Design adc_mul, start of the top module:
module adc_mul                   
(
    input  logic         clk_i,                                                
    input  logic         rst_i,                                                
    input  logic [11:0]  x_i,                                                  
    input  logic [11:0]  y_i,                                                  
    input  logic [11:0]  z_i,                                                  
    output logic [11:0]  fp_o                                                  
);
Settings: LEC_CHECK=0, CAP_MARGIN=20, CELL_PAD_IN_SITES_DETAIL_PLACEMENT=2, CELL_PAD_IN_SITES_GLOBAL_PLACEMENT=3, CORE_MARGIN=7, CORE_UTILIZATION=40, GPL_TIMING_DRIVEN=0, HOLD_SLACK_MARGIN=0.27, MAX_ROUTING_LAYER=met4, MIN_ROUTING_LAYER=met1, SETUP_SLACK_MARGIN=5.0, SLEW_MARGIN=15, TNS_END_PERCENT=60; clock period 150.0 ns.
run.sh (not shown) runs the stock make flow with config.mk's settings and CLKGATE_MAP_FILE=.
The starting point produced a clean layout.
Rerun with:
==> flow/config.mk (replaced) <==
export PLATFORM = sky130hd
export DESIGN_NAME = adc_mul
export DESIGN_NICKNAME = adc_mul
export VERILOG_FILES = /design/flow/design.v
export SDC_FILE = /design/flow/constraint.sdc
export NUM_CORES = 4
export LEC_CHECK = 0
export CAP_MARGIN = 20
export CORE_MARGIN = 2
export CORE_UTILIZATION = 58
export SLEW_MARGIN = 20
==> flow/constraint.sdc (replaced) <==
create_clock -name core_clock -period 50.2 [get_ports {clk_i}]
set_input_delay 10.0400 -clock core_clock [delete_from_list [all_inputs] [get_ports {clk_i}]]
set_output_delay 10.0400 -clock core_clock [all_outputs]
set_load 0.01 [all_outputs]
With this change the flow finished but fails on negative setup slack.
Worst setup slack gets worse by 58 ns.
Clock skew is about the same.
Synthesized cell count stays the same.
Sequential cell count does not change.
Rerun with:
--- a/flow/config.mk
+++ b/flow/config.mk
@@ -8,4 +8,4 @@
 export CAP_MARGIN = 20
 export CORE_MARGIN = 2
-export CORE_UTILIZATION = 58
+export CORE_UTILIZATION = 40
 export SLEW_MARGIN = 20
==> flow/constraint.sdc (replaced) <==
create_clock -name core_clock -period 91.8 [get_ports {clk_i}]
set_input_delay 18.3600 -clock core_clock [delete_from_list [all_inputs] [get_ports {clk_i}]]
set_output_delay 18.3600 -clock core_clock [all_outputs]
set_load 0.01 [all_outputs]
The changed run ran to the end with no violations.
Worst setup slack is better by 40 ns.
Wire length went down by 12%.
Via count is lower by 15%.

* * *

Starting RTL as in the previous note.
clock: 140.0 ns
lec_check: 0
abc_area: 1
cap_margin: 25
cell_pad_in_sites_detail_placement: 0
cell_pad_in_sites_global_placement: 1
core_aspect_ratio: 1.48
core_margin: 5
core_utilization: 18
cts_cluster_size: 61
gpl_routability_driven: 1
gpl_timing_driven: 0
hold_slack_margin: -0.06
min_routing_layer: met2
place_density_lb_addon: 0.12
setup_slack_margin: 5.0
slew_margin: 0
Rerun with:
- CAP_MARGIN: 25 -> 20
- CELL_PAD_IN_SITES_DETAIL_PLACEMENT: 0 -> 1
- CELL_PAD_IN_SITES_GLOBAL_PLACEMENT: 1 -> not set
- CORE_ASPECT_RATIO: 1.48 -> 0.5
- CORE_MARGIN: 5 -> 10
- CTS_CLUSTER_SIZE: 61 -> not set
- GPL_ROUTABILITY_DRIVEN: 1 -> not set
- HOLD_SLACK_MARGIN: -0.06 -> not set
- MIN_ROUTING_LAYER: met2 -> not set
- PLACE_DENSITY_LB_ADDON: 0.12 -> 0.06
- SETUP_SLACK_MARGIN: 5.0 -> -2.0
- clock period: 140.0 -> 57.6 ns (I/O delays scaled with it)
Outcome: With this change the flow produced a layout that fails on setup timing. Via count decreases by 30%. Synthesized cell count does not change. Setup slack got worse by 54 ns. Routed wire length drops by 6.8%. Non-clock buffer count is higher by 136.

* * *

Starting RTL as in the previous note.
Settings: LEC_CHECK=0, ABC_AREA=1, CAP_MARGIN=15, CORE_MARGIN=2, CORE_UTILIZATION=72, CTS_CLUSTER_DIAMETER=374, CTS_CLUSTER_SIZE=95, SLEW_MARGIN=20, TNS_END_PERCENT=15; clock period 37.4 ns.
The starting point failed in clock tree synthesis, error DPL-0038.
Change:
- CAP_MARGIN: 15 -> 20
- CORE_UTILIZATION: 72 -> 58
- CTS_CLUSTER_DIAMETER: 374 -> default
- CTS_CLUSTER_SIZE: 95 -> default
- TNS_END_PERCENT: 15 -> default
- clock period: 37.4 -> 77.7 ns (I/O delays scaled with it)
Effect:
- With this change the flow produced a clean layout
- die size climbs by 24%
- area after synthesis does not change
- synthesized cell count stays the same

* * *

adc_mul again, from the RTL that the note above started with.
clock: 85.4 ns
lec_check: 0
cap_margin: 20
cell_pad_in_sites_detail_placement: 0
core_aspect_ratio: 1.48
core_margin: 2
core_utilization: 71
cts_cluster_diameter: 195
gpl_timing_driven: 1
setup_slack_margin: 5.0
slew_margin: 20
The starting point reached the layout checks and failed them: setup timing.
Change:
Settings changed: ABC_AREA from default to 1, CELL_PAD_IN_SITES_DETAIL_PLACEMENT 0 to default, CORE_ASPECT_RATIO 1.48 to default, CTS_CLUSTER_DIAMETER 195 to 211, GPL_TIMING_DRIVEN 1 to default, MAX_ROUTING_LAYER from default to met4, SETUP_SLACK_MARGIN 5.0 to default.
Clock period 85.4 ns to 84.4 ns, I/O delays scaled along.
The changed run ran to the end with no violations.
Hold slack is about the same.
Design area decreases by 4.8%.
Synthesized area increases by 8.1%.
Clock-buffer cell count decreases by 1.
Synthesized cell count increases by 28%.
Utilization decreases by 9.5 points.
Setup slack gets better by 13 ns.
Wire length decreases by 12%.
Non-clock buffer count decreases by 661.
Maximum frequency increases by 18%.
Change:
Settings changed: ABC_AREA 1 to default, CORE_UTILIZATION 71 to 58, CTS_CLUSTER_DIAMETER 211 to default, MAX_ROUTING_LAYER met4 to default.
Clock period 84.4 ns to 81.2 ns, I/O delays scaled along.
=>
- With this change the flow finished but failed the layout checks on setup timing
- non-clock buffer count increases by 2057
- synthesized cell count decreases by about a fifth
- setup slack degrades by 13 ns
- utilization increases by 6.4 points
- maximum frequency decreases by roughly a tenth
- sequential cell count stays the same
Change:
Settings changed: ABC_AREA from default to 1, CORE_UTILIZATION 58 to 64, CTS_CLUSTER_SIZE from default to 95, TNS_END_PERCENT from default to 15.
Clock period 81.2 ns to 37.4 ns, I/O delays scaled along.
=> This time the run aborted during 5_1_grt with GRT-0232. Synthesized area came out higher by 8.1%. Synthesized cell count rose by 28%. Die size came out lower by 2.0%.
Change:
Settings changed: CORE_UTILIZATION 64 to 66, CTS_CLUSTER_DIAMETER from default to 342, CTS_CLUSTER_SIZE 95 to default, MAX_ROUTING_LAYER from default to met4, TNS_END_PERCENT 15 to 5.
Clock period 37.4 ns to 63.5 ns, I/O delays scaled along.
Now the flow finished but fails on setup timing.
Synthesized area stays the same.
Die size drops by 3.0%.
Synthesized cell count does not change.
Change:
Settings changed: ABC_AREA 1 to default, CORE_UTILIZATION 66 to 67, CTS_CLUSTER_DIAMETER 342 to default, TNS_END_PERCENT 5 to default.
Clock period 63.5 ns to 84.4 ns, I/O delays scaled along.
Effect:
- The changed run finished but failed the layout checks on setup timing
- non-clock buffer count increases by 322
- synthesized area decreases by 7.5%
- count of clock-buffer cells in the layout increases by 3
- register-to-register slack degrades by 1.4 ns
- setup slack degrades by 1.4 ns
- worst hold slack stays flat
- cell area decreases by about 4%
- fmax decreases by 26%
- final cell count decreases by 16%

* * *

adc_mul again, from the RTL that the note above started with.
Settings: LEC_CHECK=0, ABC_AREA=1, CAP_MARGIN=15, CORE_MARGIN=2, CORE_UTILIZATION=72, CTS_CLUSTER_DIAMETER=301, CTS_CLUSTER_SIZE=15, SLEW_MARGIN=20; clock period 80.5 ns.
Then changed:
Settings changed: CTS_CLUSTER_DIAMETER 301 to 274, CTS_CLUSTER_SIZE 15 to 16.
Outcome:
- non-clock buffer count does not change
- wire length does not change
- utilization is unchanged
- fmax does not change
- die area does not change
- global-route usage stays the same
- first-iteration DRC count stays the same
Then changed:
Settings changed: ABC_AREA 1 to unset, CAP_MARGIN 15 to 20, CORE_UTILIZATION 72 to 40, CTS_CLUSTER_DIAMETER 274 to unset, CTS_CLUSTER_SIZE 16 to unset.
Clock period 80.5 ns to 95.0 ns, I/O delays scaled along.
Result:
- wire length rose by 0.87%
- flip-flop count stays the same
- sequential share of layout area is about the same
- utilization fell by 31 points
- cell area goes down by 0.94%
- worst setup slack degrades by 1100 ps
Then changed:
Settings changed: ABC_AREA set to 1, CORE_UTILIZATION 40 to 18, CTS_CLUSTER_DIAMETER set to 127, CTS_CLUSTER_SIZE set to 16, HOLD_SLACK_MARGIN set to 0.27, MIN_ROUTING_LAYER set to met2, TNS_END_PERCENT set to 30.
What happened: Wire length grows by 6.7%; cell area grows by 4.9%; first-iteration DRC count grows to 3.7 times its value; via count grows by 49%; global-route usage shrinks by 7.5 points.
Then changed:
Settings changed: ABC_AREA 1 to unset, CELL_PAD_IN_SITES_GLOBAL_PLACEMENT set to 1, CORE_ASPECT_RATIO set to 1.79, CORE_MARGIN 2 to 8, CORE_UTILIZATION 18 to 56, CTS_CLUSTER_DIAMETER 127 to 87, CTS_CLUSTER_SIZE 16 to 98, GPL_ROUTABILITY_DRIVEN set to 0, HOLD_SLACK_MARGIN 0.27 to 0.3, MIN_ROUTING_LAYER met2 to unset, PLACE_DENSITY_LB_ADDON set to 0.02, SLEW_MARGIN 20 to 10, TNS_END_PERCENT 30 to 25.
Outcome: Register-to-register slack gets worse by 4800 ps; fmax went down by a few percent; sequential share of layout area went up by 0.35 points; via count went down by a quarter to a third; routed wire length went down by a few percent; die size went down by well over a third; worst hold slack stays flat.

* * *

## run A
adc_mul again, from the RTL that the note above started with.
Settings: LEC_CHECK=0, CAP_MARGIN=20, CELL_PAD_IN_SITES_DETAIL_PLACEMENT=0, CORE_ASPECT_RATIO=1.48, CORE_MARGIN=2, CORE_UTILIZATION=66, GPL_TIMING_DRIVEN=1, SETUP_SLACK_MARGIN=-2.0, SLEW_MARGIN=0, TNS_END_PERCENT=75; clock period 39.4 ns.
The flow ended early for run A: it failed with a tool error in 5_1_grt.
What run B does differently from run A at the input level:
# run A
export LEC_CHECK = 0
export CAP_MARGIN = 20
export CELL_PAD_IN_SITES_DETAIL_PLACEMENT = 0
export CORE_ASPECT_RATIO = 1.48
export CORE_MARGIN = 2
export CORE_UTILIZATION = 66
export GPL_TIMING_DRIVEN = 1
export SETUP_SLACK_MARGIN = -2.0
export SLEW_MARGIN = 0
export TNS_END_PERCENT = 75
create_clock -name core_clock -period 39.4 [get_ports {clk_i}]
# run B
export LEC_CHECK = 0
export CAP_MARGIN = 20
export CELL_PAD_IN_SITES_DETAIL_PLACEMENT = 1
export CORE_ASPECT_RATIO = 1.48
export CORE_MARGIN = 2
export CORE_UTILIZATION = 18
export GPL_TIMING_DRIVEN = 0
export PLACE_DENSITY_LB_ADDON = 0.06
export SETUP_SLACK_MARGIN = -2.0
export SLEW_MARGIN = 0
create_clock -name core_clock -period 57.6 [get_ports {clk_i}]
Results
Relative to run A, setup slack at placement has decreased by 6.97 ns in run B.
Diff run A -> run B: floorplan core area climbed 270%; synthesized chip area reported by yosys barely changed.
Nothing crashed in run B and all stages finished; the problem is that the final layout failed, the offending checks being negative setup slack.
What ended run A was a tool error in 5_1_grt; the run never finished.
Run B vs run A: post-placement cell count up by a little under 10%
Run B vs. run A: post-detailed-placement cell area decreased by about 15% relative to the old numbers; die boundary height increased by about 90% relative to the old numbers; multiplexer share of the synthesized area closely matched the old numbers.
Sort run A and run B by number of setup buffers added after CTS asc -> top: run A
Run A -> run B: total die size increased by more than 100%
Relative to run B, the following input files were edited for run C:
# run B
export LEC_CHECK = 0
export CAP_MARGIN = 20
export CELL_PAD_IN_SITES_DETAIL_PLACEMENT = 1
export CORE_ASPECT_RATIO = 1.48
export CORE_MARGIN = 2
export CORE_UTILIZATION = 18
export GPL_TIMING_DRIVEN = 0
export PLACE_DENSITY_LB_ADDON = 0.06
export SETUP_SLACK_MARGIN = -2.0
export SLEW_MARGIN = 0
create_clock -name core_clock -period 57.6 [get_ports {clk_i}]
# run C
export LEC_CHECK = 0
export CAP_MARGIN = 20
export CELL_PAD_IN_SITES_DETAIL_PLACEMENT = 0
export CORE_ASPECT_RATIO = 1.48
export CORE_MARGIN = 2
export CORE_UTILIZATION = 68
export GPL_TIMING_DRIVEN = 1
export SETUP_SLACK_MARGIN = -2.0
export SLEW_MARGIN = 20
create_clock -name core_clock -period 85.4 [get_ports {clk_i}]
Results
Ran to the end and failed final checks on negative setup slack: run C. Wire length on met2 is higher on run B. From run C to run B, count of final max-slew check failures did not move at all. Arrival time reported for the critical path endpoint for run C: 14.83 ns down relative to run B. Compared to run B, run C has worst setup slack 42.58 ns higher. Taking run B as the reference, in run C sequential share of layout area increased by 0.22 points relative to the old numbers, design area went down, number of antenna violations at the first check in global routing dropped 3. The detail-routed via count per cell reported for run C is greater than that of run B by about 40%.
Input-level comparison between run D and run C:
# run C
export LEC_CHECK = 0
export CAP_MARGIN = 20
export CELL_PAD_IN_SITES_DETAIL_PLACEMENT = 0
export CORE_ASPECT_RATIO = 1.48
export CORE_MARGIN = 2
export CORE_UTILIZATION = 68
export GPL_TIMING_DRIVEN = 1
export SETUP_SLACK_MARGIN = -2.0
export SLEW_MARGIN = 20
create_clock -name core_clock -period 85.4 [get_ports {clk_i}]
# run D
export LEC_CHECK = 0
export ABC_AREA = 1
export CAP_MARGIN = 20
export CELL_PAD_IN_SITES_DETAIL_PLACEMENT = 0
export CORE_ASPECT_RATIO = 1.48
export CORE_MARGIN = 2
export CORE_UTILIZATION = 18
export GPL_TIMING_DRIVEN = 0
export PLACE_DENSITY = 0.87
export SETUP_SLACK_MARGIN = -2.0
export SLEW_MARGIN = 0
create_clock -name core_clock -period 57.6 [get_ports {clk_i}]
--- outcome ---
The flow ended early for run D: it failed with a tool error in 5_1_grt.
Compared with run C, run D shows placer congestion estimate that has gone down slightly.
Diff run C -> run D | number of cell instances after yosys synthesis | up by more than a quarter
In the flow results for run D and run C, the synthesis area per yosys is larger on run D.
Synthesized area, run D and run C: larger value in run D
Run D vs run C — number of distinct library cell variants in the gate-level netlist after synthesis dropped by more than a quarter
#### Input delta (run E over run D)
# run D
export LEC_CHECK = 0
export ABC_AREA = 1
export CAP_MARGIN = 20
export CELL_PAD_IN_SITES_DETAIL_PLACEMENT = 0
export CORE_ASPECT_RATIO = 1.48
export CORE_MARGIN = 2
export CORE_UTILIZATION = 18
export GPL_TIMING_DRIVEN = 0
export PLACE_DENSITY = 0.87
export SETUP_SLACK_MARGIN = -2.0
export SLEW_MARGIN = 0
create_clock -name core_clock -period 57.6 [get_ports {clk_i}]
# run E
export LEC_CHECK = 0
export CAP_MARGIN = 20
export CELL_PAD_IN_SITES_DETAIL_PLACEMENT = 0
export CORE_ASPECT_RATIO = 1.48
export CORE_MARGIN = 2
export CORE_UTILIZATION = 66
export CTS_CLUSTER_DIAMETER = 189
export GPL_TIMING_DRIVEN = 1
export HOLD_SLACK_MARGIN = -0.1
export SETUP_SLACK_MARGIN = -2.0
export SLEW_MARGIN = 0
export TNS_END_PERCENT = 75
create_clock -name core_clock -period 34.2 [get_ports {clk_i}]
==> results <==
Against run D, run E reports a area share of and-or/or-and cells after synthesis that is higher.
As far as number of CTS-inserted buffers goes, run E and run D are indistinguishable; the numbers are identical.
Run E vs run D on HPWL after detailed placement: run E is the higher one.
Although run E finished all stages, its layout failed final checks on negative setup slack.
Run D | ERROR | 5_1_grt
Number of primary I/O pins: run D vs run E identical
Taking run D as 1.0, run E lands at 0.26 on chip area.
Sort run E and run D by number of cells in the yosys synthesis report asc -> top: run E
Run E — cell row count 50% lower, run D as reference
The post-detailed-placement cell area of run E is higher than that of run D.
#### Input delta (run F over run E)
# run E
export LEC_CHECK = 0
export CAP_MARGIN = 20
export CELL_PAD_IN_SITES_DETAIL_PLACEMENT = 0
export CORE_ASPECT_RATIO = 1.48
export CORE_MARGIN = 2
export CORE_UTILIZATION = 66
export CTS_CLUSTER_DIAMETER = 189
export GPL_TIMING_DRIVEN = 1
export HOLD_SLACK_MARGIN = -0.1
export SETUP_SLACK_MARGIN = -2.0
export SLEW_MARGIN = 0
export TNS_END_PERCENT = 75
create_clock -name core_clock -period 34.2 [get_ports {clk_i}]
# run F
export LEC_CHECK = 0
export ABC_AREA = 1
export CAP_MARGIN = 20
export CORE_MARGIN = 2
export CORE_UTILIZATION = 72
export SLEW_MARGIN = 20
create_clock -name core_clock -period 106.0 [get_ports {clk_i}]
Notes after the runs:
Run F: done, clean on timing, DRC and antenna. Run E has a higher sum of routed wire segments on met1 than run F. Changes observed in run F relative to run E: design area went down by about 20%; routing usage on met1 now sits lower. Sequential share of layout area sits higher in run F than in run E. Compared with run E, run F shows a lower aggregate routed wire length.
